### flow/design.v
module TM_ALU (
    input  wire        clk,
    input  wire        reset,
    input  wire [7:0]  AvgTxLen,
    input  wire [7:0]  InstExed,
    input  wire [7:0]  CurTxLen,
    output wire [7:0]  AvgTxLen_new,
    output wire [7:0]  InstExed_new
);
    reg [15:0] mac_result;  
    reg [7:0]  inc_result;
    reg [15:0] mac_reg;     
    reg [7:0]  inc_reg;      
    reg [7:0]  AvgTxLen_reg;  
    always @(posedge clk) begin
        if (reset) begin
            mac_reg      <= 0;
            inc_reg      <= 0;
            AvgTxLen_reg <= 0;
        end else begin
            mac_result     <= AvgTxLen * InstExed;
            mac_reg      <= mac_result + CurTxLen;
            inc_result     <= InstExed + 1;
            inc_reg      <= inc_result;
            AvgTxLen_reg <= AvgTxLen;  
        end
    end
    reg [7:0] AvgTxLen_new_reg;
    always @(posedge clk) begin
        if (reset) begin
            AvgTxLen_new_reg <= 0;
        end else begin
            if (inc_reg == 0) begin  
                AvgTxLen_new_reg <= 0;
            end else begin
                AvgTxLen_new_reg <= mac_reg / inc_reg;
            end
        end
    end
    assign AvgTxLen_new  = AvgTxLen_new_reg;
    assign InstExed_new = (reset) ? 8'b0 : AvgTxLen_reg;  
endmodule
### flow/run.sh
#!/bin/bash
# the make line also repeats each setting of config.mk as NAME=value (left out here)
make -C /OpenROAD-flow-scripts/flow DESIGN_CONFIG=/design/flow/config.mk WORK_HOME=/design/flow/orfs CLKGATE_MAP_FILE= finish
### flow/config.mk
export PLATFORM = sky130hd
export DESIGN_NAME = TM_ALU
export DESIGN_NICKNAME = TM_ALU
export VERILOG_FILES = /design/flow/design.v
export SDC_FILE = /design/flow/constraint.sdc
export NUM_CORES = 4
export LEC_CHECK = 0
export CAP_MARGIN = 20
export CORE_MARGIN = 2
export CORE_UTILIZATION = 71
export CTS_CLUSTER_DIAMETER = 354
export CTS_CLUSTER_SIZE = 22
export HOLD_SLACK_MARGIN = 0.29
export MAX_ROUTING_LAYER = met4
export PLACE_DENSITY_LB_ADDON = 0.04
export SETUP_SLACK_MARGIN = 2.44
export SLEW_MARGIN = 20
### flow/constraint.sdc
create_clock -name core_clock -period 16.3 [get_ports {clk}]
set_input_delay 3.2600 -clock core_clock [delete_from_list [all_inputs] [get_ports {clk}]]
set_output_delay 3.2600 -clock core_clock [all_outputs]
set_load 0.01 [all_outputs]
==> reports/qor.yml, run 1 <==
ys_chip_area_um2: 9680
aoi_share: 0.211
synth-edff-count: 24
netlist.area_leader.share: 0.189
ys_top_cells_by_area: "ha_1 (19%), dfxtp_1 (8.3%), fa_1 (7.6%)"
synth.logic.top_family: "adder cells"
syn_area_per_cell_um2: 8.34
fp_util: 0.728
top_area_cell: "ha_1"
ys_warn_count: 1
dieArea_um2: 14600
synth-main-ff-cell: "dfxtp_1"
haltStage: "clock tree synthesis"
dp_hpwl_um: 31800
firstError: "[ERROR DPL-0038] Utilization greater than 100%, impossible to legalize"
synth_area_um2: 9680
floorplan.nets: 1370
post_dp_cell_area_um2: 12900
fp.dieW_um: 121
synthSimpleGateAreaFrac: 0.210
synthCells: 1161
place_congestion: 0.971
synth-xor-area-share: 0.0561
status: "aborted with a tool error"
ys_types: 86
row_count: 42
synthTopCellsByCount: "ha_1 (146), inv_1 (94), nand2_1 (91)"
ys_ff: 64
yosysCellCount: 1161
pre_cts_ws_ns: -12.51
io_pins: 42
async_flop_share: 0
ys_sh_mux: 0.0460
ys_seq_share: 0.157
port_buffers: 41
fa_ha_area_frac: 0.266
coreArea_um2: 13300
die_height_um: 121
top_cell: "ha_1"
-- stage by stage --
stage               TNS (ns)  instances
floorplan             -34.20       1161
global placement      -29.74       1642
detailed placement    -41.37       1642
==> run 2: changes to the inputs <==
- ABC_AREA: default -> 1
- CORE_UTILIZATION: 71 -> 72
- CTS_CLUSTER_DIAMETER: 354 -> 360
- CTS_CLUSTER_SIZE: 22 -> 96
- HOLD_SLACK_MARGIN: 0.29 -> default
- MAX_ROUTING_LAYER: met4 -> default
- PLACE_DENSITY: default -> 0.4
- PLACE_DENSITY_LB_ADDON: 0.04 -> default
- SETUP_SLACK_MARGIN: 2.44 -> -1.36
- clock period: 16.3 -> 17.3 ns (I/O delays scaled with it)
==> run 2 against run 1 <==
Against the previous run:
- the flow again stops in clock tree synthesis
- die size grew 1.3%
- synthesized cell count is 26% higher
- area after synthesis rose by 2.8%
==> reports/qor.yml, run 2 <==
status: "aborted with a tool error"
haltStage: "clock tree synthesis"
firstError: "[ERROR DPL-0038] Utilization greater than 100%, impossible to legalize"
synth-xor-area-share: 0.0607
synthCells: 1467
ys_top_cells_by_area: "ha_1 (18%), nand2_1 (13%), inv_1 (11%)"
netlist.area_leader.share: 0.184
synth-edff-count: 24
coreArea_um2: 13300
fp_util: 0.746
floorplan.nets: 1676
synth.logic.top_family: "simple AND/OR/NAND/NOR gates"
synth_area_um2: 9950
aoi_share: 0.114
ys_chip_area_um2: 9950
top_area_cell: "ha_1"
dp_hpwl_um: 28300
fp.dieW_um: 122
top_cell: "nand2_1"
ys_types: 54
port_buffers: 41
post_dp_cell_area_um2: 12700
ys_seq_share: 0.153
yosysCellCount: 1467
row_count: 42
synthTopCellsByCount: "nand2_1 (335), inv_1 (280), ha_1 (146)"
io_pins: 42
die_height_um: 122
ys_sh_mux: 0
syn_area_per_cell_um2: 6.78
fa_ha_area_frac: 0.258
ys_warn_count: 1
async_flop_share: 0
synth-main-ff-cell: "dfxtp_1"
synthSimpleGateAreaFrac: 0.288
ys_ff: 64
dieArea_um2: 14800
place_congestion: 0.908
run 2: stage by stage:
step / worst slack, ns / utilization / instances
after detailed placement: -8.30 / 0.952 / 1923
after floorplan: -6.75 / - / 1467
after global placement: -5.78 / 0.952 / 1923
==> run 3: changes to the inputs <==
- CORE_UTILIZATION: 72 -> 68
- CTS_CLUSTER_DIAMETER: 360 -> 242
- CTS_CLUSTER_SIZE: 96 -> default
- PLACE_DENSITY: 0.4 -> default
- SETUP_SLACK_MARGIN: -1.36 -> -0.87
- clock period: 17.3 -> 23.7 ns (I/O delays scaled with it)
==> run 3 against run 2 <==
Against the previous run:
- now fails the layout checks on setup timing
- die size rose by 5.7%
- synthesized cell count did not move
- area after synthesis did not move
==> reports/qor.yml, run 3 <==
port_buffers: 41
async_flop_share: 0
slew_violations: 0
critPathBufInv: 38
finalWorstSetupSlack_ns: -2.73
ys_types: 54
tightest_slew_ns: 0.914
r2r_start: "inc_reg[0]$_SDFF_PP0_"
dp_hpwl_um: 20200
grt_pass1_wl_um: 49900
firstDrtPassIters: 8
grt_pass1_vias: 11300
remaining_drc_errors: 0
aoi_share: 0.114
grt_antenna_before_repair: 2
ctsLongestPathBuffers: 2
cp.required_ns: 23.91
final_cell_count_no_fill: 1938
openroad.warnings: 30
ys_seq_share: 0.153
row_count: 44
synth_area_um2: 9950
io_pins: 42
critPathSlowestCell: "dfxtp_2"
fin_area_um2: 13300
grt_max_degree: 34
routedWlPerCell_um: 20.5
slew_headroom: 0.391
arrival_ns: 26.63
synthSimpleGateAreaFrac: 0.288
diodes: 0
synth.logic.top_family: "simple AND/OR/NAND/NOR gates"
min_to: "inc_reg[0]$_SDFF_PP0_"
crit_end: "AvgTxLen_new_reg[0]$_SDFF_PP0_"
viasPerCell: 6.36
comb_area_um2: 7660
fp.dieW_um: 125
grt.total_usage: 0.383
status: "finished with violations"
netlist.area_leader.share: 0.184
cp-end-kind: "register"
num_vias: 12300
floorplan.nets: 1676
clk_latency_ns: 0.35
fillers: 577
hp-class: "reg2reg"
top_cell: "nand2_1"
ys_sh_mux: 0
ant_nets: 0
ys_ff: 64
path_clk_slew_ns: 0.07
synth-main-ff-cell: "dfxtp_1"
criticalPathCategory: "reg2reg"
nets: 1958
rsz0062_at_grt: "yes"
startpoint: "inc_reg[0]$_SDFF_PP0_"
slowest_delay_ns: 0.36
coreArea_um2: 14400
setup_tns_ns: -3.62
area_growth_pct: 33.6
fin_crit_ns: 26.43
fa_ha_area_frac: 0.258
rr_worst_depth: 200
cap_violations: 0
worst_r2r_endpoint: "AvgTxLen_new_reg[0]$_SDFF_PP0_"
h-tree-depth: 3
overflow: 0
register_area_um2: 1520
fmax_mhz: 37.8
synthCells: 1467
place_inst: 1885
postRouteWirelength_um: 39700
drt_iter0_drc: 1649
die_height_um: 125
numCtsBuffers: 9
synth-edff-count: 24
fp_util: 0.690
reg2reg_slack_ns: -2.73
synth-xor-area-share: 0.0607
fin_skew_ns: 0.0156
crit_family: "simple AND/OR/NAND/NOR gates"
finalHoldViolCount: 0
cp_num_cells: 200
ys_chip_area_um2: 9950
ys_warn_count: 1
cp_common_cell: "nand2_1"
yosysCellCount: 1467
synthTopCellsByCount: "nand2_1 (335), inv_1 (280), ha_1 (146)"
whs_path_depth: 2
min-delay-start: "inc_result[0]$_DFFE_PN_"
root_buffer: "clkbuf_16"
clock-sinks: 64
post_dp_cell_area_um2: 12300
place_congestion: 0.869
period_used_share: 1.12
top_area_cell: "ha_1"
failed_checks: "setup timing"
tritoncts: "yes"
setup_viol: 2
cp_max_fo: 10
cp-start-kind: "register"
dieArea_um2: 15600
syn_area_per_cell_um2: 6.78
ys_top_cells_by_area: "ha_1 (18%), nand2_1 (13%), inv_1 (11%)"
==> run 3: through the flow <==
stage / hold slack [ns] / setup WS, ns / util
6_report: 0.474 / -2.73 / 0.922
5_1_grt: 0.517 / -3.82 / 0.922
4_1_cts: 0.456 / -0.833 / 0.881
3_5_place_dp: 0.446 / -1.24 / 0.851
3_3_place_gp: 0.428 / -0.342 / 0.851
2_1_floorplan: 0.425 / -0.868 / -
==> run 3: cell type report <==
cell class	count	area share
Multi-Input combinational cell	1071	0.576
Timing Repair Buffer	312	0.185
Sequential cell	64	0.114
Inverter	290	0.0838
Clock buffer	12	0.0209
Tap cell	184	0.0173
Clock inverter	4	0.00188
Timing Repair inverter	1	0.000376
==> run 3: timing repair <==
item | CTS | global route
pin swaps | 17 | 73
resized | 22 | 99
setup endpoints to repair | 1 | 2
buffers inserted | 10 | 27
hold buffers | 0 | 0
cloned | 1 | 0
==> run 3: layer usage <==
| layer | global-route usage | up-vias | share of wire | routed length [µm] |
|---|---|---|---|---|
| met3 | 0.0522 | 504 | 0.11 | 4390 |
| met4 | 0.225 | 4 | 0.11 | 4430 |
| li1 | - | 5213 | - | - |
| met1 | 0.409 | 5475 | 0.32 | 12800 |
| met2 | 0.716 | 1134 | 0.45 | 18000 |
| met5 | 0 | - | 0.00068 | 27 |
==> run 4: changes to the inputs <==
- CORE_ASPECT_RATIO: default -> 0.92
- CORE_UTILIZATION: 68 -> 72
- CTS_CLUSTER_DIAMETER: 242 -> 272
- CTS_CLUSTER_SIZE: default -> 19
- HOLD_SLACK_MARGIN: default -> 0.29
- PLACE_DENSITY: default -> 0.77
- SETUP_SLACK_MARGIN: -0.87 -> -0.76
- clock period: 23.7 -> 22.3 ns (I/O delays scaled with it)
==> run 4 against run 3 <==
Against the previous run:
- the flow now stops in clock tree synthesis
- synthesized cell count stayed put
- area after synthesis is the same
- die size shrank 5.4%
==> reports/qor.yml, run 4 <==
aoi_share: 0.114
dp_hpwl_um: 24300
haltStage: "clock tree synthesis"
top_area_cell: "ha_1"
dieArea_um2: 14800
ys_types: 54
ys_top_cells_by_area: "ha_1 (18%), nand2_1 (13%), inv_1 (11%)"
synth_area_um2: 9950
ys_ff: 64
ys_seq_share: 0.153
syn_area_per_cell_um2: 6.78
yosysCellCount: 1467
synth.logic.top_family: "simple AND/OR/NAND/NOR gates"
synth-xor-area-share: 0.0607
port_buffers: 41
synthSimpleGateAreaFrac: 0.288
netlist.area_leader.share: 0.184
place_congestion: 0.879
async_flop_share: 0
ys_warn_count: 1
status: "aborted with a tool error"
place_inst: 1883
coreArea_um2: 13600
synthTopCellsByCount: "nand2_1 (335), inv_1 (280), ha_1 (146)"
synth-main-ff-cell: "dfxtp_1"
fa_ha_area_frac: 0.258
top_cell: "nand2_1"
ys_chip_area_um2: 9950
synth-edff-count: 24
io_pins: 42
die_height_um: 117
fp_util: 0.732
firstError: "[ERROR DPL-0038] Utilization greater than 100%, impossible to legalize"
ys_sh_mux: 0
fp.dieW_um: 127
floorplan.nets: 1676
synthCells: 1467
row_count: 41
post_dp_cell_area_um2: 12400
## run 4: metrics by stage
stage	TNS (ns)	setup slack [ns]
global placement	-1.31	-1.31
detailed placement	-3.56	-2.63
floorplan	-2.09	-1.81
==> run 5: changes to the inputs <==
- ABC_AREA: 1 -> default
- CORE_ASPECT_RATIO: 0.92 -> default
- CORE_UTILIZATION: 72 -> 63
- CTS_CLUSTER_DIAMETER: 272 -> default
- CTS_CLUSTER_SIZE: 19 -> 96
- HOLD_SLACK_MARGIN: 0.29 -> default
- PLACE_DENSITY: 0.77 -> default
- SETUP_SLACK_MARGIN: -0.76 -> default
- clock period: 22.3 -> 26.6 ns (I/O delays scaled with it)
==> run 5 against run 4 <==
Against the previous run:
- now fails the layout checks on setup timing
- die size grew 11%
- area after synthesis shrank 2.7%
- synthesized cell count shrank 21%
==> reports/qor.yml, run 5 <==
remaining_drc_errors: 0
slowest_delay_ns: 0.54
row_count: 45
fin_skew_ns: 0.00987
synth-main-ff-cell: "dfxtp_1"
fa_ha_area_frac: 0.266
ys_warn_count: 1
nets: 1512
path_clk_slew_ns: 0.06
clock-sinks: 64
tritoncts: "yes"
fp_util: 0.642
cp-end-kind: "register"
crit_family: "AND-OR/OR-AND gates"
drt_iter0_drc: 653
finalWorstSetupSlack_ns: -0.433
diodes: 0
criticalPathCategory: "reg2reg"
grt_antenna_before_repair: 0
synthCells: 1161
floorplan.nets: 1370
worst_r2r_endpoint: "AvgTxLen_new_reg[0]$_SDFF_PP0_"
synthTopCellsByCount: "ha_1 (146), inv_1 (94), nand2_1 (91)"
syn_area_per_cell_um2: 8.34
fmax_mhz: 37.0
aoi_share: 0.211
synth.logic.top_family: "adder cells"
grt_pass1_vias: 8966
final_util: 0.810
ctsLongestPathBuffers: 2
synth-edff-count: 24
grt_pass1_wl_um: 42800
routedWlPerCell_um: 17.9
ys_seq_share: 0.157
dp_hpwl_um: 19700
crit_end: "AvgTxLen_new_reg[0]$_SDFF_PP0_"
cp_max_fo: 11
dieArea_um2: 16400
critPathSlowestCell: "a2111o_1"
place_congestion: 0.941
h-tree-depth: 3
ys_ff: 64
synth_area_um2: 9680
min-delay-start: "inc_result[4]$_DFFE_PN_"
slew_violations: 0
top_cell: "ha_1"
r2r_start: "inc_reg[4]$_SDFF_PP0_"
root_buffer: "clkbuf_16"
postCtsHoldBufs: 0
cp_common_cell: "o21a_1"
die_height_um: 128
period_used_share: 1.02
clk_latency_ns: 0.34
cp-start-kind: "register"
viasPerCell: 6.21
overflow: 0
async_flop_share: 0
area_growth_pct: 26.2
fin_crit_ns: 27.03
grt.total_usage: 0.326
tightest_slew_ns: 0.917
setup_viol: 1
yosysCellCount: 1161
critPathBufInv: 8
status: "finished with violations"
slew_headroom: 0.388
synthSimpleGateAreaFrac: 0.210
cp.required_ns: 26.80
cap_violations: 0
rsz0062_at_grt: "yes"
top_area_cell: "ha_1"
grt_max_degree: 37
hp-class: "reg2reg"
failed_checks: "setup timing"
min_to: "inc_reg[4]$_SDFF_PP0_"
port_buffers: 41
firstDrtPassIters: 5
ys_types: 86
num_vias: 9296
reg2reg_slack_ns: -0.43
cp_num_cells: 147
synth-xor-area-share: 0.0561
startpoint: "inc_reg[4]$_SDFF_PP0_"
coreArea_um2: 15100
finalHoldViolCount: 0
ys_chip_area_um2: 9680
rr_worst_depth: 147
fp.dieW_um: 128
numCtsBuffers: 9
whs_path_depth: 1
io_pins: 42
netlist.area_leader.share: 0.189
arrival_ns: 27.24
setup_tns_ns: -0.433
ant_nets: 0
postRouteWirelength_um: 26700
openroad.warnings: 31
ys_sh_mux: 0.0460
ys_top_cells_by_area: "ha_1 (19%), dfxtp_1 (8.3%), fa_1 (7.6%)"
run 5: area by class of cell:
type	count	area [µm²]
Clock buffer	10	239
Timing Repair Buffer	169	1380
Multi-Input combinational cell	965	8370
Clock inverter	6	115
Fill cell	994	2870
Inverter	94	357
Tap cell	188	235
Sequential cell	64	1520
run 5: timing repair:
item                                    4_1_cts  5_1_grt
buffers inserted                             26       20
cloned                                        0        1
endpoints found under the setup margin        1        2
gates resized                                33       34
pin swaps                                    30       52
run 5: per-stage QoR:
stage	hold slack (ns)	area, µm²	setup slack [ns]	cells
after floorplan	0.428	10100	-0.803	1161
after global placement	0.431	11200	-0.00851	1433
after detailed placement	0.438	11200	-0.617	1433
after CTS	0.441	11900	0.00143	1475
after global routing	0.471	12200	-1.85	1496
final	0.438	12200	-0.433	1496
run 5: metal layers:
layer	vias to the layer above	routed length (µm)	track usage
li1	4481	-	-
met2	328	13200	0.586
met3	75	1570	0.0351
met5	-	0	0
met1	4412	11100	0.399
met4	0	833	0.127
==> run 6: changes to the inputs <==
- CORE_UTILIZATION: 63 -> 71
- CTS_CLUSTER_DIAMETER: default -> 45
- CTS_CLUSTER_SIZE: 96 -> 22
- HOLD_SLACK_MARGIN: default -> 0.29
- PLACE_DENSITY_LB_ADDON: default -> 0.06
- SETUP_SLACK_MARGIN: default -> 3.98
- clock period: 26.6 -> 16.3 ns (I/O delays scaled with it)
==> run 6 against run 5 <==
Against the previous run:
- area after synthesis stayed put
- die size fell by 11%
- the run now fails in clock tree synthesis
- synthesized cell count unchanged
==> reports/qor.yml, run 6 <==
status: "aborted with a tool error"
haltStage: "clock tree synthesis"
firstError: "[ERROR DPL-0038] Utilization greater than 100%, impossible to legalize"
io_pins: 42
async_flop_share: 0
synth-edff-count: 24
ys_ff: 64
ys_warn_count: 1
synth_area_um2: 9680
floorplan.nets: 1370
row_count: 42
syn_area_per_cell_um2: 8.34
fp.dieW_um: 121
place_congestion: 1.02
ys_seq_share: 0.157
aoi_share: 0.211
yosysCellCount: 1161
top_area_cell: "ha_1"
ys_top_cells_by_area: "ha_1 (19%), dfxtp_1 (8.3%), fa_1 (7.6%)"
synthCells: 1161
synthSimpleGateAreaFrac: 0.210
post_dp_cell_area_um2: 12800
dp_hpwl_um: 31500
die_height_um: 121
synthTopCellsByCount: "ha_1 (146), inv_1 (94), nand2_1 (91)"
fa_ha_area_frac: 0.266
ys_types: 86
dieArea_um2: 14600
coreArea_um2: 13300
synth-xor-area-share: 0.0561
netlist.area_leader.share: 0.189
ys_chip_area_um2: 9680
ys_sh_mux: 0.0460
synth-main-ff-cell: "dfxtp_1"
port_buffers: 41
place_inst: 1640
synth.logic.top_family: "adder cells"
top_cell: "ha_1"
fp_util: 0.728
[run 6: through the flow]
step	worst slack [ns]	setup TNS (ns)	util
2_1_floorplan	-10.97	-34.20	-
3_3_place_gp	-9.75	-29.28	0.965
3_5_place_dp	-12.05	-39.24	0.965
==> run 7: changes to the inputs <==
- CAP_MARGIN: 20 -> 35
- CORE_ASPECT_RATIO: default -> 0.64
- CORE_MARGIN: 2 -> 9
- CORE_UTILIZATION: 71 -> 41
- CTS_CLUSTER_DIAMETER: 45 -> 119
- CTS_CLUSTER_SIZE: 22 -> 96
- HOLD_SLACK_MARGIN: 0.29 -> 0.01
- PLACE_DENSITY_LB_ADDON: 0.06 -> 0.09
- SETUP_SLACK_MARGIN: 3.98 -> 2.26
- SLEW_MARGIN: 20 -> 30
- TNS_END_PERCENT: default -> 95
- clock period: 16.3 -> 37.5 ns (I/O delays scaled with it)
==> run 7 against run 6 <==
Against the previous run:
- the run now finishes clean
- area after synthesis is the same
- synthesized cell count unchanged
- die size increased by 100%
==> reports/qor.yml, run 7 <==
dp_hpwl_um: 20900
syn_area_per_cell_um2: 8.34
register_area_um2: 1520
period_used_share: 0.868
h-tree-depth: 3
whs_ns: 0.450
cap_violations: 0
whs_path_depth: 1
tightest_slew_ns: 0.816
min_to: "inc_reg[3]$_SDFF_PP0_"
row_count: 44
ant_nets: 0
cp_max_fo: 16
setup_viol: 0
synth.logic.top_family: "adder cells"
synthSimpleGateAreaFrac: 0.210
critPathBufInv: 4
nets: 1397
ctsLongestPathBuffers: 2
ys_seq_share: 0.157
slowest_delay_ns: 0.76
grt_pass1_vias: 7970
startpoint: "inc_reg[7]$_SDFF_PP0_"
crit_family: "AND-OR/OR-AND gates"
grt_pass1_wl_um: 42800
yosysCellCount: 1161
fin_area_um2: 10800
clock-sinks: 64
ys_sh_mux: 0.0460
reg2reg_slack_ns: 4.96
fillers: 2257
dieArea_um2: 29600
setup_tns_ns: 0
fin_skew_ns: 0.00852
viasPerCell: 5.51
finalHoldViolCount: 0
gr-usage-met2: 0.236
ys_ff: 64
remaining_drc_errors: 0
ys_top_cells_by_area: "ha_1 (19%), dfxtp_1 (8.3%), fa_1 (7.6%)"
grt_antenna_before_repair: 0
netlist.area_leader.share: 0.189
grt_busiest_layer: "met1"
slew_headroom: 0.455
coreArea_um2: 23000
top_cell: "ha_1"
post_dp_cell_area_um2: 10400
routedWlPerCell_um: 17.1
synth-edff-count: 24
slew_violations: 0
critPathSlowestCell: "or4_1"
async_flop_share: 0
grtUsageMet3: 0.0281
cp.required_ns: 37.70
rsz0062_at_grt: "no"
aoi_share: 0.211
criticalPathCategory: "reg2reg"
hp-class: "reg2reg"
synth_area_um2: 9680
clk_latency_ns: 0.35
overflow: 0
synth-xor-area-share: 0.0561
area_growth_pct: 11.6
ys_types: 86
fa_ha_area_frac: 0.266
drt_iter0_drc: 537
status: "complete, no violations"
place_inst: 1470
r2r_start: "inc_reg[7]$_SDFF_PP0_"
ys_warn_count: 1
fmax_mhz: 30.7
comb_area_um2: 7700
numCtsBuffers: 9
fin_crit_ns: 32.54
cp-end-kind: "register"
place_congestion: 0.838
final_cell_count_no_fill: 1492
port_buffers: 41
postRouteWirelength_um: 25400
synthCells: 1161
cp_common_cell: "o21a_1"
min-delay-start: "inc_result[3]$_DFFE_PN_"
floorplan.nets: 1370
die_height_um: 141
cp_num_cells: 140
crit_end: "AvgTxLen_new_reg[0]$_SDFF_PP0_"
grt_max_degree: 42
root_buffer: "clkbuf_16"
worst_r2r_endpoint: "AvgTxLen_new_reg[0]$_SDFF_PP0_"
tritoncts: "yes"
fp_util: 0.422
ys_chip_area_um2: 9680
arrival_ns: 32.74
grt.total_usage: 0.177
synthTopCellsByCount: "ha_1 (146), inv_1 (94), nand2_1 (91)"
synth-main-ff-cell: "dfxtp_1"
use_met1: 0.287
num_vias: 8221
firstDrtPassIters: 5
openroad.warnings: 27
path_clk_slew_ns: 0.06
io_pins: 42
rr_worst_depth: 140
top_area_cell: "ha_1"
cp-start-kind: "register"
fp.dieW_um: 210
diodes: 0
final_util: 0.471
run 7: area by class of cell:
cell class                      count  area share
Sequential cell                    64       0.141
Clock buffer                       11      0.0255
Tap cell                          299      0.0346
Multi-Input combinational cell    965       0.713
Inverter                           94      0.0334
Clock inverter                      5     0.00602
Timing Repair Buffer               54      0.0468
run 7: routing by layer:
layer,routed length [µm],part of all wire,vias to the layer above
met5,0,0,-
met1,14800,0.58,3807
li1,-,-,4228
met3,1300,0.051,8
met2,9230,0.36,178
met4,61,0.0024,0
run 7: repair_timing:
action | in CTS | in global routing
buffers inserted | 0 | 5
hold buffers | 0 | 0
endpoints found under the setup margin | 0 | 1
gates resized | 0 | 12
run 7: per-stage QoR:
step / setup WS (ns)
detailed placement: 3.89
global route: 2.25
finish: 4.96
floorplan: 7.52
global placement: 4.45
CTS: 3.82
==> run 8: changes to the inputs <==
- CAP_MARGIN: 35 -> 20
- CORE_ASPECT_RATIO: 0.64 -> default
- CORE_MARGIN: 9 -> 2
- CORE_UTILIZATION: 41 -> 40
- CTS_CLUSTER_DIAMETER: 119 -> default
- CTS_CLUSTER_SIZE: 96 -> default
- HOLD_SLACK_MARGIN: 0.01 -> default
- PLACE_DENSITY_LB_ADDON: 0.09 -> default
- SETUP_SLACK_MARGIN: 2.26 -> default
- SLEW_MARGIN: 30 -> 20
- TNS_END_PERCENT: 95 -> default
- clock period: 37.5 -> 16.3 ns (I/O delays scaled with it)
==> run 8 against run 7 <==
Against the previous run:
- critical path depth is 6 higher
- now fails the layout checks on setup timing
- count of clock-buffer cells in the layout stayed put
- register-to-register slack worse by 15 ns
- clock skew is 0.010 ns higher
- core utilization is 17 points higher
- maximum frequency is 23% higher
- critical endpoint unchanged
- cell area is 39% higher
==> reports/qor.yml, run 8 <==
status: "finished with violations"
failed_checks: "setup timing"
die_height_um: 160
async_flop_share: 0
ys_top_cells_by_area: "ha_1 (19%), dfxtp_1 (8.3%), fa_1 (7.6%)"
startpoint: "inc_reg[4]$_SDFF_PP0_"
ys_seq_share: 0.157
coreArea_um2: 23600
reg2reg_slack_ns: -10.15
dieArea_um2: 25500
clock-sinks: 64
h-tree-depth: 3
routedWlPerCell_um: 16.2
grt_pass1_vias: 10300
min-delay-start: "inc_result[5]$_DFFE_PN_"
tightest_slew_ns: 0.952
grt_pass1_wl_um: 49700
fmax_mhz: 37.8
aoi_share: 0.211
hp-class: "reg2reg"
rsz0062_at_grt: "yes"
io_pins: 42
synth.logic.top_family: "adder cells"
ys_chip_area_um2: 9680
critPathBufInv: 24
wl_met3_um: 1210
finalHoldViolCount: 0
floorplan.nets: 1370
row_count: 56
route.met2.wl_um: 15900
synth-main-ff-cell: "dfxtp_1"
grt_max_degree: 30
grt.total_usage: 0.237
path_clk_slew_ns: 0.07
fin_crit_ns: 26.45
cp-end-kind: "register"
place_congestion: 0.889
fp.dieW_um: 160
num_vias: 10400
slew_headroom: 0.364
cp_num_cells: 146
ys_ff: 64
ys_types: 86
fin_skew_ns: 0.0190
final_util: 0.636
post_dp_cell_area_um2: 13100
fin_area_um2: 15000
crit_family: "AND-OR/OR-AND gates"
arrival_ns: 26.67
grt_antenna_before_repair: 0
remaining_drc_errors: 0
ys_warn_count: 1
postRouteWirelength_um: 31700
period_used_share: 1.62
worst_r2r_endpoint: "AvgTxLen_new_reg[0]$_SDFF_PP0_"
critPathSlowestCell: "a2111o_1"
r2r_start: "inc_reg[4]$_SDFF_PP0_"
wl_met1_um: 13800
cap_violations: 0
cp.required_ns: 16.52
port_buffers: 41
synthTopCellsByCount: "ha_1 (146), inv_1 (94), nand2_1 (91)"
ctsLongestPathBuffers: 2
area_growth_pct: 55.0
min_to: "inc_reg[5]$_SDFF_PP0_"
slowest_delay_ns: 0.50
cp-start-kind: "register"
finalWorstSetupSlack_ns: -10.15
synthCells: 1161
drt_iter0_drc: 514
top_cell: "ha_1"
setup_viol: 5
fa_ha_area_frac: 0.266
ant_nets: 0
overflow: 0
postCtsHoldBufs: 0
ys_sh_mux: 0.0460
crit_end: "AvgTxLen_new_reg[0]$_SDFF_PP0_"
whs_path_depth: 1
fp_util: 0.410
diodes: 0
top_area_cell: "ha_1"
tritoncts: "yes"
root_buffer: "clkbuf_16"
firstDrtPassIters: 5
yosysCellCount: 1161
syn_area_per_cell_um2: 8.34
nets: 1836
cp_max_fo: 7
netlist.area_leader.share: 0.189
openroad.warnings: 30
highest_layer: "met4"
synth-xor-area-share: 0.0561
rr_worst_depth: 146
clk_latency_ns: 0.35
synth_area_um2: 9680
synthSimpleGateAreaFrac: 0.210
dp_hpwl_um: 23500
viasPerCell: 5.32
criticalPathCategory: "reg2reg"
synth-edff-count: 24
numCtsBuffers: 9
slew_violations: 0
-- run 8: layer usage --
metal	vias up	track usage
met1	4974	0.297
li1	5112	-
met2	237	0.444
met5	-	0
met4	0	0.0471
met3	55	0.0188
-- run 8: cell type report --
type	instances	area, µm²
clock inverters	5	50.0
multi-input cells	965	8570
clock buffers	11	233
repair buffers	493	3870
inverters	94	357
fillers	1943	8600
well taps	319	399
flip-flops and latches	64	1530
-- run 8: metrics by stage --
stage	TNS, ns	cells	setup WS, ns	hold slack (ns)
after floorplan	-34.21	1161	-10.97	0.428
after global placement	-30.12	1794	-10.07	0.438
after detailed placement	-32.26	1794	-10.55	0.440
after CTS	-28.66	1912	-9.57	0.453
after global routing	-36.33	1951	-11.28	0.473
final	-31.51	1951	-10.15	0.448
-- run 8: repair_timing --
action | in CTS | in global routing
setup buffers | 101 | 39
resized | 55 | 57
gates cloned | 1 | 1
endpoints found under the setup margin | 5 | 6
pin swaps | 74 | 48
==> run 9: changes to the inputs <==
- ABC_AREA: default -> 1
- CAP_MARGIN: 20 -> 0
- CORE_ASPECT_RATIO: default -> 0.92
- CORE_UTILIZATION: 40 -> 72
- CTS_CLUSTER_DIAMETER: default -> 119
- CTS_CLUSTER_SIZE: default -> 75
- HOLD_SLACK_MARGIN: default -> 0.01
- PLACE_DENSITY_LB_ADDON: default -> 0.07
- SETUP_SLACK_MARGIN: default -> 5.0
- SLEW_MARGIN: 20 -> 30
- TNS_END_PERCENT: default -> 95
- clock period: 16.3 -> 28.7 ns (I/O delays scaled with it)
==> run 9 against run 8 <==
Against the previous run:
- now clean on timing, DRC and antenna
- maximum frequency down 2.0%
- global-route usage up 10 points
- critical path depth up 51
- largest cell class unchanged
- register-to-register slack better by 12 ns
- setup slack better by 12 ns
- final cell count down 8.8%
- die size down 42%
==> reports/qor.yml, run 9 <==
fa_ha_area_frac: 0.258
async_flop_share: 0
synth-edff-count: 24
cp_max_fo: 8
cp-start-kind: "register"
ys_chip_area_um2: 9950
postCtsHoldBufs: 0
fp.dieW_um: 127
cp_num_cells: 197
syn_area_per_cell_um2: 6.78
fin_crit_ns: 26.98
netlist.area_leader.share: 0.184
postRouteWirelength_um: 40100
crit_end: "AvgTxLen_new_reg[0]$_SDFF_PP0_"
area_growth_pct: 27.6
cap_violations: 0
num_vias: 12400
drt_iter0_drc: 2228
numCtsBuffers: 9
ys_types: 54
hp-class: "reg2reg"
criticalPathCategory: "reg2reg"
io_pins: 42
coreArea_um2: 13600
aoi_share: 0.114
clk_latency_ns: 0.34
top_area_cell: "ha_1"
ctsLongestPathBuffers: 2
finalWorstSetupSlack_ns: 1.72
grt_pass1_vias: 9421
setup_viol: 0
synth-main-ff-cell: "dfxtp_1"
rsz0062_at_grt: "yes"
min-delay-start: "inc_result[0]$_DFFE_PN_"
critPathBufInv: 30
min_to: "inc_reg[0]$_SDFF_PP0_"
floorplan.nets: 1676
tritoncts: "yes"
synth-xor-area-share: 0.0607
dieArea_um2: 14800
period_used_share: 0.940
row_count: 41
die_height_um: 117
worst_r2r_endpoint: "AvgTxLen_new_reg[0]$_SDFF_PP0_"
firstDrtPassIters: 12
nets: 1809
grt_pass1_wl_um: 41300
grt_max_degree: 36
dp_hpwl_um: 17300
final_util: 0.934
ys_top_cells_by_area: "ha_1 (18%), nand2_1 (13%), inv_1 (11%)"
viasPerCell: 6.94
fin_skew_ns: 0.00876
remaining_drc_errors: 0
slew_headroom: 0.395
ys_sh_mux: 0
post_dp_cell_area_um2: 10600
synthTopCellsByCount: "nand2_1 (335), inv_1 (280), ha_1 (146)"
synth.logic.top_family: "simple AND/OR/NAND/NOR gates"
fin_area_um2: 12700
yosysCellCount: 1467
whs_path_depth: 2
path_clk_slew_ns: 0.06
rr_worst_depth: 197
finalHoldViolCount: 0
synthSimpleGateAreaFrac: 0.288
top_cell: "nand2_1"
clock-sinks: 64
fmax_mhz: 37.1
place_congestion: 0.873
cp.required_ns: 28.92
startpoint: "inc_reg[0]$_SDFF_PP0_"
grt_antenna_before_repair: 2
arrival_ns: 27.20
routedWlPerCell_um: 22.5
cp_common_cell: "nand2_2"
setup_tns_ns: 0
fp_util: 0.732
root_buffer: "clkbuf_16"
ys_warn_count: 1
slowest_delay_ns: 0.38
r2r_start: "inc_reg[0]$_SDFF_PP0_"
status: "complete, no violations"
pre_cts_ws_ns: 1.95
crit_family: "simple AND/OR/NAND/NOR gates"
slew_violations: 0
ant_nets: 0
ys_ff: 64
synth_area_um2: 9950
overflow: 0
grt.total_usage: 0.338
openroad.warnings: 30
critPathSlowestCell: "ha_1"
cp-end-kind: "register"
ys_seq_share: 0.153
tightest_slew_ns: 0.907
h-tree-depth: 3
port_buffers: 41
synthCells: 1467
reg2reg_slack_ns: 1.72
==> run 9: area by class of cell <==
cell class,count,area (µm²)
flip-flops and latches,64,1530
clock buffers,11,254
well taps,172,215
diodes,3,7.51
fillers,459,893
multi-input cells,1071,8150
repair buffers,162,1330
repair inverters,2,16.3
inverters,290,1170
clock inverters,5,28.8
==> run 9: metal layers <==
metal  vias up  wire length, µm  global-route usage  part of all wire
li1       4941                -                   -                 -
met1      5432            12600               0.408              0.31
met2      1397            17500               0.626              0.44
met3       580             5790              0.0323              0.14
met4         0             4230               0.133              0.11
met5         -                0                   0                 0
==> run 9: metrics by stage <==
step           hold WS, ns  std cells
2_1_floorplan        0.425       1467
3_3_place_gp         0.430       1639
3_5_place_dp         0.434       1639
4_1_cts              0.450       1720
5_1_grt              0.527       1778
6_report             0.526       1780
==> run 9: timing repair <==
action                                  4_1_cts  5_1_grt
cloned                                        1        1
gates resized                                53      178
buffers inserted                             64       56
endpoints found under the setup margin        2        2
pin swaps                                    61      142
==> run 10: changes to the inputs <==
- ABC_AREA: 1 -> default
- CAP_MARGIN: 0 -> 20
- CORE_ASPECT_RATIO: 0.92 -> default
- CORE_UTILIZATION: 72 -> 56
- CTS_CLUSTER_DIAMETER: 119 -> default
- CTS_CLUSTER_SIZE: 75 -> default
- HOLD_SLACK_MARGIN: 0.01 -> default
- PLACE_DENSITY_LB_ADDON: 0.07 -> default
- SETUP_SLACK_MARGIN: 5.0 -> 4.44
- SLEW_MARGIN: 30 -> 20
- TNS_END_PERCENT: 95 -> default
- clock period: 28.7 -> 16.2 ns (I/O delays scaled with it)
==> run 10 against run 9 <==
Against the previous run:
- the layout now fails its checks (setup timing)
- critical path depth shrank 51
- cell area grew 17%
- synthesized cell count shrank 21%
- final cell count grew 4.4%
- setup slack lost 13 ns
- largest cell class unchanged
==> reports/qor.yml, run 10 <==
grt.total_usage: 0.341
root_buffer: "clkbuf_16"
io_pins: 42
ys_warn_count: 1
fin_skew_ns: 0.0133
fin_crit_ns: 27.63
rr_worst_depth: 146
setup_viol: 6
openroad.warnings: 32
startpoint: "inc_reg[4]$_SDFF_PP0_"
clock-sinks: 64
viasPerCell: 5.95
grt_pass1_wl_um: 50100
ys_types: 86
arrival_ns: 27.83
place_congestion: 0.936
synth_area_um2: 9680
min-delay-start: "inc_result[1]$_DFFE_PN_"
synth-edff-count: 24
fp.dieW_um: 135
synthTopCellsByCount: "ha_1 (146), inv_1 (94), nand2_1 (91)"
ys_top_cells_by_area: "ha_1 (19%), dfxtp_1 (8.3%), fa_1 (7.6%)"
min_to: "inc_reg[1]$_SDFF_PP0_"
ys_seq_share: 0.157
floorplan.nets: 1370
tritoncts: "yes"
pre_cts_ws_ns: -10.52
top_area_cell: "ha_1"
dp_hpwl_um: 22500
criticalPathCategory: "reg2reg"
aoi_share: 0.211
status: "finished with violations"
num_vias: 11100
remaining_drc_errors: 0
coreArea_um2: 17100
netlist.area_leader.share: 0.189
crit_end: "AvgTxLen_new_reg[0]$_SDFF_PP0_"
ctsLongestPathBuffers: 2
worst_r2r_endpoint: "AvgTxLen_new_reg[0]$_SDFF_PP0_"
r2r_start: "inc_reg[4]$_SDFF_PP0_"
top_cell: "ha_1"
synth.logic.top_family: "adder cells"
ant_nets: 0
slowest_delay_ns: 0.55
nets: 1838
ys_chip_area_um2: 9680
fin_area_um2: 14900
drt_iter0_drc: 672
overflow: 0
numCtsBuffers: 9
fmax_mhz: 36.2
synthSimpleGateAreaFrac: 0.210
fa_ha_area_frac: 0.266
dieArea_um2: 18400
rsz0062_at_grt: "yes"
whs_path_depth: 1
routedWlPerCell_um: 18.6
clk_latency_ns: 0.34
finalHoldViolCount: 0
grt_max_degree: 36
cp_num_cells: 146
synthCells: 1161
post_dp_cell_area_um2: 12900
path_clk_slew_ns: 0.06
row_count: 48
cp-start-kind: "register"
die_height_um: 135
period_used_share: 1.71
cp-end-kind: "register"
synth-main-ff-cell: "dfxtp_1"
cp.required_ns: 16.40
diodes: 0
synth-xor-area-share: 0.0561
cp_common_cell: "o21a_1"
hp-class: "reg2reg"
slew_headroom: 0.653
crit_family: "AND-OR/OR-AND gates"
grt_antenna_before_repair: 0
h-tree-depth: 3
reg2reg_slack_ns: -11.43
slew_violations: 0
async_flop_share: 0
cap_violations: 0
area_growth_pct: 53.5
postRouteWirelength_um: 34500
ys_sh_mux: 0.0460
firstDrtPassIters: 5
port_buffers: 41
failed_checks: "setup timing"
critPathSlowestCell: "or4_4"
finalWorstSetupSlack_ns: -11.43
critPathBufInv: 6
ys_ff: 64
cp_max_fo: 7
fp_util: 0.566
tightest_slew_ns: 0.518
syn_area_per_cell_um2: 8.34
grt_pass1_vias: 10800
yosysCellCount: 1161
[run 10: repair_timing]
action,4_1_cts,5_1_grt
gates resized,52,59
pin swaps,71,52
setup buffers,100,50
gates cloned,0,0
hold buffers,0,0
endpoints found under the setup margin,8,8
[run 10: final cells by class]
class / instances / area, µm²
Clock buffer: 10 / 229
Clock inverter: 6 / 83.8
Fill cell: 922 / 2250
Inverter: 94 / 357
Multi-Input combinational cell: 965 / 8450
Sequential cell: 64 / 1530
Tap cell: 225 / 282
Timing Repair Buffer: 495 / 3940
[run 10: stage by stage]
stage                     setup TNS, ns   util  hold slack, ns  cells
after floorplan                  -34.70      -           0.428   1161
after global placement           -30.32  0.755           0.431   1693
after detailed placement         -32.33  0.755           0.441   1693
after CTS                        -29.29  0.831           0.450   1809
after global routing             -41.81  0.868           0.477   1859
final                            -37.36  0.868           0.448   1859
[run 10: per-layer routing]
layer / GRT usage / share of wire / up-vias
met3: 0.0441 / 0.061 / 197
met5: 0 / 0 / -
met1: 0.395 / 0.38 / 5264
met4: 0.153 / 0.059 / 0
met2: 0.626 / 0.50 / 500
li1: - / - / 5108
==> run 11: changes to the inputs <==
- ABC_AREA: default -> 1
- CORE_UTILIZATION: 56 -> 70
- CTS_CLUSTER_DIAMETER: default -> 39
- SETUP_SLACK_MARGIN: 4.44 -> 3.26
- clock period: 16.2 -> 14.3 ns (I/O delays scaled with it)
==> run 11 against run 10 <==
Against the previous run:
- the flow now stops in clock tree synthesis
- area after synthesis grew 2.8%
- synthesized cell count grew 26%
- die size shrank 17%
==> reports/qor.yml, run 11 <==
row_count: 43
ys_seq_share: 0.153
status: "aborted with a tool error"
synthTopCellsByCount: "nand2_1 (335), inv_1 (280), ha_1 (146)"
synthSimpleGateAreaFrac: 0.288
dp_hpwl_um: 26500
netlist.area_leader.share: 0.184
ys_sh_mux: 0
haltStage: "clock tree synthesis"
coreArea_um2: 13900
fp_util: 0.717
synth.logic.top_family: "simple AND/OR/NAND/NOR gates"
ys_types: 54
ys_chip_area_um2: 9950
synth-main-ff-cell: "dfxtp_1"
aoi_share: 0.114
top_cell: "nand2_1"
yosysCellCount: 1467
ys_warn_count: 1
syn_area_per_cell_um2: 6.78
firstError: "[ERROR DPL-0038] Utilization greater than 100%, impossible to legalize"
place_congestion: 0.892
fa_ha_area_frac: 0.258
floorplan.nets: 1676
async_flop_share: 0
ys_ff: 64
synthCells: 1467
die_height_um: 123
synth-xor-area-share: 0.0607
dieArea_um2: 15200
synth_area_um2: 9950
fp.dieW_um: 123
synth-edff-count: 24
io_pins: 42
top_area_cell: "ha_1"
port_buffers: 41
pre_cts_ws_ns: -10.85
ys_top_cells_by_area: "ha_1 (18%), nand2_1 (13%), inv_1 (11%)"
[run 11: per-stage QoR]
step           area (µm²)  cells  utilization  hold slack (ns)
2_1_floorplan       10200   1467            -            0.425
3_5_place_dp        12900   1950        0.928            0.447
3_3_place_gp        12900   1950        0.928            0.428
==> run 12: changes to the inputs <==
- CTS_CLUSTER_DIAMETER: 39 -> 224
- CTS_CLUSTER_SIZE: default -> 36
- SETUP_SLACK_MARGIN: 3.26 -> default
- clock period: 14.3 -> 12.6 ns (I/O delays scaled with it)
==> run 12 against run 11 <==
Against the previous run:
- the run again fails in clock tree synthesis
- synthesized cell count unchanged
- die size did not move
- area after synthesis is the same
==> reports/qor.yml, run 12 <==
status: "aborted with a tool error"
haltStage: "clock tree synthesis"
firstError: "[ERROR DPL-0038] Utilization greater than 100%, impossible to legalize"
netlist.area_leader.share: 0.184
async_flop_share: 0
ys_types: 54
dieArea_um2: 15200
place_inst: 1940
synthCells: 1467
yosysCellCount: 1467
place_congestion: 0.875
die_height_um: 123
fp.dieW_um: 123
synth-main-ff-cell: "dfxtp_1"
coreArea_um2: 13900
ys_warn_count: 1
synth_area_um2: 9950
synthTopCellsByCount: "nand2_1 (335), inv_1 (280), ha_1 (146)"
port_buffers: 41
fp_util: 0.717
io_pins: 42
synth.logic.top_family: "simple AND/OR/NAND/NOR gates"
row_count: 43
post_dp_cell_area_um2: 12800
ys_chip_area_um2: 9950
fa_ha_area_frac: 0.258
ys_seq_share: 0.153
floorplan.nets: 1676
aoi_share: 0.114
synth-edff-count: 24
ys_sh_mux: 0
top_area_cell: "ha_1"
syn_area_per_cell_um2: 6.78
ys_ff: 64
synthSimpleGateAreaFrac: 0.288
top_cell: "nand2_1"
synth-xor-area-share: 0.0607
ys_top_cells_by_area: "ha_1 (18%), nand2_1 (13%), inv_1 (11%)"
dp_hpwl_um: 25400
run 12: per-stage QoR:
step | worst slack [ns] | setup TNS (ns) | hold WS [ns]
floorplan | -11.45 | -39.84 | 0.425
global placement | -10.53 | -35.13 | 0.428
detailed placement | -12.71 | -46.46 | 0.445
==> run 13: changes to the inputs <==
- ABC_AREA: 1 -> default
- CAP_MARGIN: 20 -> 5
- CORE_UTILIZATION: 70 -> 40
- CTS_CLUSTER_DIAMETER: 224 -> 346
- CTS_CLUSTER_SIZE: 36 -> 49
- HOLD_SLACK_MARGIN: default -> -0.09
- PLACE_DENSITY: default -> 0.81
- clock period: 12.6 -> 30.0 ns (I/O delays scaled with it)
==> run 13 against run 12 <==
Against the previous run:
- the run now finishes clean
- die size is 68% higher
- area after synthesis is 2.7% lower
- synthesized cell count is 21% lower
==> reports/qor.yml, run 13 <==
firstDrtPassIters: 7
cp_common_cell: "o21a_1"
critPathSlowestCell: "or4_4"
critPathBufInv: 8
port_buffers: 41
grt_pass1_wl_um: 40600
dieArea_um2: 25500
floorplan.nets: 1370
synthCells: 1161
remaining_drc_errors: 0
startpoint: "inc_reg[7]$_SDFF_PP0_"
synth.logic.top_family: "adder cells"
grt.total_usage: 0.191
cp-start-kind: "register"
fillers: 2133
nets: 1455
top_area_cell: "ha_1"
post_dp_cell_area_um2: 10600
reg2reg_slack_ns: 0.93
ys_warn_count: 1
netlist.area_leader.share: 0.189
row_count: 56
whs_path_depth: 1
register_area_um2: 1530
place_inst: 1513
coreArea_um2: 23600
viasPerCell: 5.72
fin_crit_ns: 29.07
synth-xor-area-share: 0.0561
synth-main-ff-cell: "dfxtp_1"
slew_headroom: 0.276
place_congestion: 0.916
cp.required_ns: 30.15
ant_nets: 0
grt_antenna_before_repair: 0
crit_end: "AvgTxLen_new_reg[0]$_SDFF_PP0_"
cp_num_cells: 145
synthSimpleGateAreaFrac: 0.210
ys_seq_share: 0.157
async_flop_share: 0
arrival_ns: 29.22
finalHoldViolCount: 0
setup_viol: 0
postCtsHoldBufs: 0
fin_skew_ns: 0.0153
aoi_share: 0.211
tightest_slew_ns: 1.08
ys_sh_mux: 0.0460
synth-edff-count: 24
synthTopCellsByCount: "ha_1 (146), inv_1 (94), nand2_1 (91)"
criticalPathCategory: "reg2reg"
numCtsBuffers: 9
path_clk_slew_ns: 0.06
status: "complete, no violations"
r2r_start: "inc_reg[7]$_SDFF_PP0_"
num_vias: 8977
clock-sinks: 64
routedWlPerCell_um: 16.6
ys_ff: 64
cap_violations: 0
yosysCellCount: 1161
ys_top_cells_by_area: "ha_1 (19%), dfxtp_1 (8.3%), fa_1 (7.6%)"
diodes: 0
fp_util: 0.410
min_to: "inc_reg[4]$_SDFF_PP0_"
slew_violations: 0
clk_latency_ns: 0.34
crit_family: "AND-OR/OR-AND gates"
setup_tns_ns: 0
ctsLongestPathBuffers: 2
comb_area_um2: 8070
h-tree-depth: 3
root_buffer: "clkbuf_16"
worst_r2r_endpoint: "AvgTxLen_new_reg[0]$_SDFF_PP0_"
drt_iter0_drc: 678
syn_area_per_cell_um2: 8.34
ys_chip_area_um2: 9680
hp-class: "reg2reg"
rr_worst_depth: 145
fin_area_um2: 11600
cp_max_fo: 11
top_cell: "ha_1"
die_height_um: 160
io_pins: 42
postRouteWirelength_um: 26000
grt_max_degree: 42
area_growth_pct: 19.6
final_cell_count_no_fill: 1570
openroad.warnings: 27
grt_pass1_vias: 8662
ys_types: 86
min-delay-start: "inc_result[4]$_DFFE_PN_"
cp-end-kind: "register"
fa_ha_area_frac: 0.266
slowest_delay_ns: 0.56
dp_hpwl_um: 18900
fmax_mhz: 34.4
period_used_share: 0.969
overflow: 0
fp.dieW_um: 160
synth_area_um2: 9680
tritoncts: "yes"
-- run 13: routing by layer --
layer	vias up	part of all wire	GRT usage
li1	4335	-	-
met1	4226	0.42	0.236
met2	353	0.49	0.336
met3	63	0.060	0.0284
met4	0	0.025	0.0678
met5	-	0	0
-- run 13: final cells by class --
type / instances / area share
Clock buffer: 11 / 0.0201
Clock inverter: 5 / 0.00432
Inverter: 94 / 0.0305
Multi-Input combinational cell: 965 / 0.697
Sequential cell: 64 / 0.132
Tap cell: 319 / 0.0345
Timing Repair Buffer: 112 / 0.0821
-- run 13: through the flow --
stage / setup WS (ns) / util / hold WS (ns)
after floorplan: 0.0184 / - / 0.429
after global placement: 0.0820 / 0.447 / 0.432
after detailed placement: -0.674 / 0.447 / 0.441
after CTS: 0.0359 / 0.462 / 0.452
after global routing: -0.467 / 0.490 / 0.464
final: 0.931 / 0.490 / 0.450
-- run 13: what timing repair did --
action,4_1_cts,5_1_grt
resized,16,73
hold endpoints to repair,0,0
buffers inserted,0,41
endpoints found under the setup margin,1,2
pin swaps,0,28
==> run 14: changes to the inputs <==
- CAP_MARGIN: 5 -> 20
- CORE_UTILIZATION: 40 -> 66
- CTS_CLUSTER_DIAMETER: 346 -> default
- CTS_CLUSTER_SIZE: 49 -> default
- HOLD_SLACK_MARGIN: -0.09 -> default
- PLACE_DENSITY: 0.81 -> default
- clock period: 30.0 -> 17.5 ns (I/O delays scaled with it)
==> run 14 against run 13 <==
Against the previous run:
- the run now fails in clock tree synthesis
- area after synthesis did not move
- synthesized cell count did not move
- die size fell by 39%
==> reports/qor.yml, run 14 <==
ys_seq_share: 0.157
ys_top_cells_by_area: "ha_1 (19%), dfxtp_1 (8.3%), fa_1 (7.6%)"
synth-main-ff-cell: "dfxtp_1"
ys_sh_mux: 0.0460
synth.logic.top_family: "adder cells"
top_area_cell: "ha_1"
post_dp_cell_area_um2: 12900
dp_hpwl_um: 25600
place_congestion: 0.928
synthSimpleGateAreaFrac: 0.210
netlist.area_leader.share: 0.189
synthTopCellsByCount: "ha_1 (146), inv_1 (94), nand2_1 (91)"
ys_ff: 64
synthCells: 1161
fp_util: 0.671
row_count: 44
port_buffers: 41
ys_chip_area_um2: 9680
floorplan.nets: 1370
fp.dieW_um: 125
dieArea_um2: 15700
syn_area_per_cell_um2: 8.34
ys_warn_count: 1
firstError: "[ERROR DPL-0033] detailed placement checks failed during check placement."
haltStage: "clock tree synthesis"
die_height_um: 125
synth-xor-area-share: 0.0561
synth-edff-count: 24
async_flop_share: 0
io_pins: 42
aoi_share: 0.211
status: "aborted with a tool error"
synth_area_um2: 9680
ys_types: 86
fa_ha_area_frac: 0.266
top_cell: "ha_1"
yosysCellCount: 1161
coreArea_um2: 14400
==> run 14: stage by stage <==
stage | std cells | setup WS, ns
detailed placement | 1651 | -9.96
global placement | 1651 | -8.87
floorplan | 1161 | -9.77
==> run 15: changes to the inputs <==
- CELL_PAD_IN_SITES_GLOBAL_PLACEMENT: default -> 3
- CORE_ASPECT_RATIO: default -> 1.3
- CORE_UTILIZATION: 66 -> 64
- CTS_CLUSTER_SIZE: default -> 58
- GPL_TIMING_DRIVEN: default -> 0
- HOLD_SLACK_MARGIN: default -> 0.06
- PLACE_DENSITY_LB_ADDON: default -> 0.18
- clock period: 17.5 -> 22.0 ns (I/O delays scaled with it)
==> run 15 against run 14 <==
Against the previous run:
- area after synthesis unchanged
- synthesized cell count unchanged
- die size increased by 3.1%
- the run fails in global placement without I/O
==> reports/qor.yml, run 15 <==
coreArea_um2: 14900
ys_warn_count: 1
fp_util: 0.651
yosysCellCount: 1161
ys_ff: 64
async_flop_share: 0
status: "aborted with a tool error"
fp.dieW_um: 112
ys_types: 86
syn_area_per_cell_um2: 8.34
synthCells: 1161
synthTopCellsByCount: "ha_1 (146), inv_1 (94), nand2_1 (91)"
firstError: "[ERROR FLW-0024] Place density exceeds 1.0 (current PLACE_DENSITY_LB_ADDON =  0.18). Please check if the value of  PLACE_DENSITY_LB_ADDON is between 0 and 0.99."
dieArea_um2: 16100
synth-edff-count: 24
synth.logic.top_family: "adder cells"
floorplan.nets: 1370
ys_top_cells_by_area: "ha_1 (19%), dfxtp_1 (8.3%), fa_1 (7.6%)"
ys_chip_area_um2: 9680
synth_area_um2: 9680
die_height_um: 144
top_cell: "ha_1"
aoi_share: 0.211
ys_seq_share: 0.157
row_count: 51
top_area_cell: "ha_1"
fa_ha_area_frac: 0.266
synth-main-ff-cell: "dfxtp_1"
synthSimpleGateAreaFrac: 0.210
synth-xor-area-share: 0.0561
netlist.area_leader.share: 0.189
haltStage: "global placement without I/O"
ys_sh_mux: 0.0460
==> run 16: changes to the inputs <==
- ABC_AREA: default -> 1
- CELL_PAD_IN_SITES_GLOBAL_PLACEMENT: 3 -> default
- CORE_ASPECT_RATIO: 1.3 -> default
- CORE_UTILIZATION: 64 -> 72
- CTS_CLUSTER_SIZE: 58 -> default
- GPL_TIMING_DRIVEN: 0 -> default
- HOLD_SLACK_MARGIN: 0.06 -> default
- PLACE_DENSITY: default -> 0.41
- PLACE_DENSITY_LB_ADDON: 0.18 -> default
- SETUP_SLACK_MARGIN: default -> 4.37
- clock period: 22.0 -> 26.9 ns (I/O delays scaled with it)
==> run 16 against run 15 <==
Against the previous run:
- the flow stops in global routing
- synthesized cell count up 26%
- die size fell by 8.4%
- area after synthesis rose by 2.8%
==> reports/qor.yml, run 16 <==
place_congestion: 0.902
root_buffer: "clkbuf_16"
top_cell: "nand2_1"
io_pins: 42
yosysCellCount: 1467
synth.logic.top_family: "simple AND/OR/NAND/NOR gates"
haltStage: "global routing"
ys_seq_share: 0.153
synth-main-ff-cell: "dfxtp_1"
ys_top_cells_by_area: "ha_1 (18%), nand2_1 (13%), inv_1 (11%)"
floorplan.nets: 1676
dp_hpwl_um: 16700
ys_ff: 64
grt.total_usage: 0.744
async_flop_share: 0
die_height_um: 122
ys_chip_area_um2: 9950
synth-xor-area-share: 0.0607
clock-sinks: 64
synthSimpleGateAreaFrac: 0.288
fp_util: 0.746
synthTopCellsByCount: "nand2_1 (335), inv_1 (280), ha_1 (146)"
synth-edff-count: 24
ctsLongestPathBuffers: 2
ys_warn_count: 1
fp.dieW_um: 122
synth_area_um2: 9950
aoi_share: 0.114
dieArea_um2: 14800
firstError: "[ERROR GRT-0116] Global routing finished with congestion. Check the congestion regions in the DRC Viewer."
status: "aborted with a tool error"
top_area_cell: "ha_1"
netlist.area_leader.share: 0.184
postCtsHoldBufs: 0
row_count: 42
coreArea_um2: 13300
synthCells: 1467
numCtsBuffers: 9
h-tree-depth: 3
port_buffers: 41
post_dp_cell_area_um2: 10600
fa_ha_area_frac: 0.258
overflow: 23
ys_types: 54
syn_area_per_cell_um2: 6.78
ys_sh_mux: 0
run 16: metal layers:
layer  GRT overflow  GRT usage
met1              1      0.726
met2              8      0.918
met3              0      0.626
met4             14      0.691
met5              0      0.358
run 16: per-stage QoR:
step	setup slack, ns	std cells
2_1_floorplan	2.82	1467
3_3_place_gp	0.675	1646
3_5_place_dp	0.220	1646
4_1_cts	3.08	1872
run 16: what timing repair did:
| item | 4_1_cts |
|---|---|
| cloned | 1 |
| endpoints found under the setup margin | 3 |
| gates resized | 95 |
| buffers inserted | 209 |
| pin swaps | 121 |
==> run 17: changes to the inputs <==
- CTS_CLUSTER_DIAMETER: default -> 261
- PLACE_DENSITY: 0.41 -> 0.65
- SETUP_SLACK_MARGIN: 4.37 -> -2.0
- clock period: 26.9 -> 23.6 ns (I/O delays scaled with it)
==> run 17 against run 16 <==
Against the previous run:
- the flow stops in clock tree synthesis
- die size unchanged
- synthesized cell count unchanged
- area after synthesis is the same
==> reports/qor.yml, run 17 <==
post_dp_cell_area_um2: 12300
synth_area_um2: 9950
netlist.area_leader.share: 0.184
aoi_share: 0.114
top_cell: "nand2_1"
fa_ha_area_frac: 0.258
die_height_um: 122
synthTopCellsByCount: "nand2_1 (335), inv_1 (280), ha_1 (146)"
dieArea_um2: 14800
place_congestion: 0.884
yosysCellCount: 1467
ys_ff: 64
async_flop_share: 0
synthSimpleGateAreaFrac: 0.288
status: "aborted with a tool error"
ys_seq_share: 0.153
coreArea_um2: 13300
ys_top_cells_by_area: "ha_1 (18%), nand2_1 (13%), inv_1 (11%)"
synth-edff-count: 24
row_count: 42
fp_util: 0.746
ys_types: 54
port_buffers: 41
haltStage: "clock tree synthesis"
ys_chip_area_um2: 9950
synthCells: 1467
ys_sh_mux: 0
synth.logic.top_family: "simple AND/OR/NAND/NOR gates"
fp.dieW_um: 122
io_pins: 42
floorplan.nets: 1676
synth-xor-area-share: 0.0607
syn_area_per_cell_um2: 6.78
dp_hpwl_um: 24700
ys_warn_count: 1
top_area_cell: "ha_1"
synth-main-ff-cell: "dfxtp_1"
firstError: "[ERROR DPL-0038] Utilization greater than 100%, impossible to legalize"
run 17: metrics by stage:
stage                     cells  setup slack [ns]  utilization
after floorplan            1467             -1.96            -
after global placement     1897             -1.03        0.925
after detailed placement   1897             -3.29        0.925
==> run 18: changes to the inputs <==
- CORE_ASPECT_RATIO: default -> 0.5
- CTS_CLUSTER_DIAMETER: 261 -> 399
- CTS_CLUSTER_SIZE: default -> 96
- PLACE_DENSITY: 0.65 -> default
- SETUP_SLACK_MARGIN: -2.0 -> default
- TNS_END_PERCENT: default -> 10
- clock period: 23.6 -> 18.4 ns (I/O delays scaled with it)
==> run 18 against run 17 <==
Against the previous run:
- die size up 0.39%
- area after synthesis unchanged
- the run again fails in clock tree synthesis
- synthesized cell count unchanged
==> reports/qor.yml, run 18 <==
ys_types: 54
haltStage: "clock tree synthesis"
coreArea_um2: 13500
yosysCellCount: 1467
place_inst: 1928
ys_top_cells_by_area: "ha_1 (18%), nand2_1 (13%), inv_1 (11%)"
fp_util: 0.737
ys_seq_share: 0.153
aoi_share: 0.114
top_area_cell: "ha_1"
syn_area_per_cell_um2: 6.78
die_height_um: 87.1
top_cell: "nand2_1"
dieArea_um2: 14800
fp.dieW_um: 170
synth-main-ff-cell: "dfxtp_1"
synth-xor-area-share: 0.0607
synthCells: 1467
netlist.area_leader.share: 0.184
synthSimpleGateAreaFrac: 0.288
port_buffers: 41
synthTopCellsByCount: "nand2_1 (335), inv_1 (280), ha_1 (146)"
floorplan.nets: 1676
synth-edff-count: 24
io_pins: 42
ys_ff: 64
ys_warn_count: 1
fa_ha_area_frac: 0.258
async_flop_share: 0
synth_area_um2: 9950
row_count: 30
ys_chip_area_um2: 9950
status: "aborted with a tool error"
pre_cts_ws_ns: -7.56
ys_sh_mux: 0
place_congestion: 0.879
synth.logic.top_family: "simple AND/OR/NAND/NOR gates"
dp_hpwl_um: 26800
firstError: "[ERROR DPL-0038] Utilization greater than 100%, impossible to legalize"
run 18: through the flow:
stage	utilization	instance area, µm²
after detailed placement	0.940	12700
after global placement	0.940	12700
after floorplan	-	10200
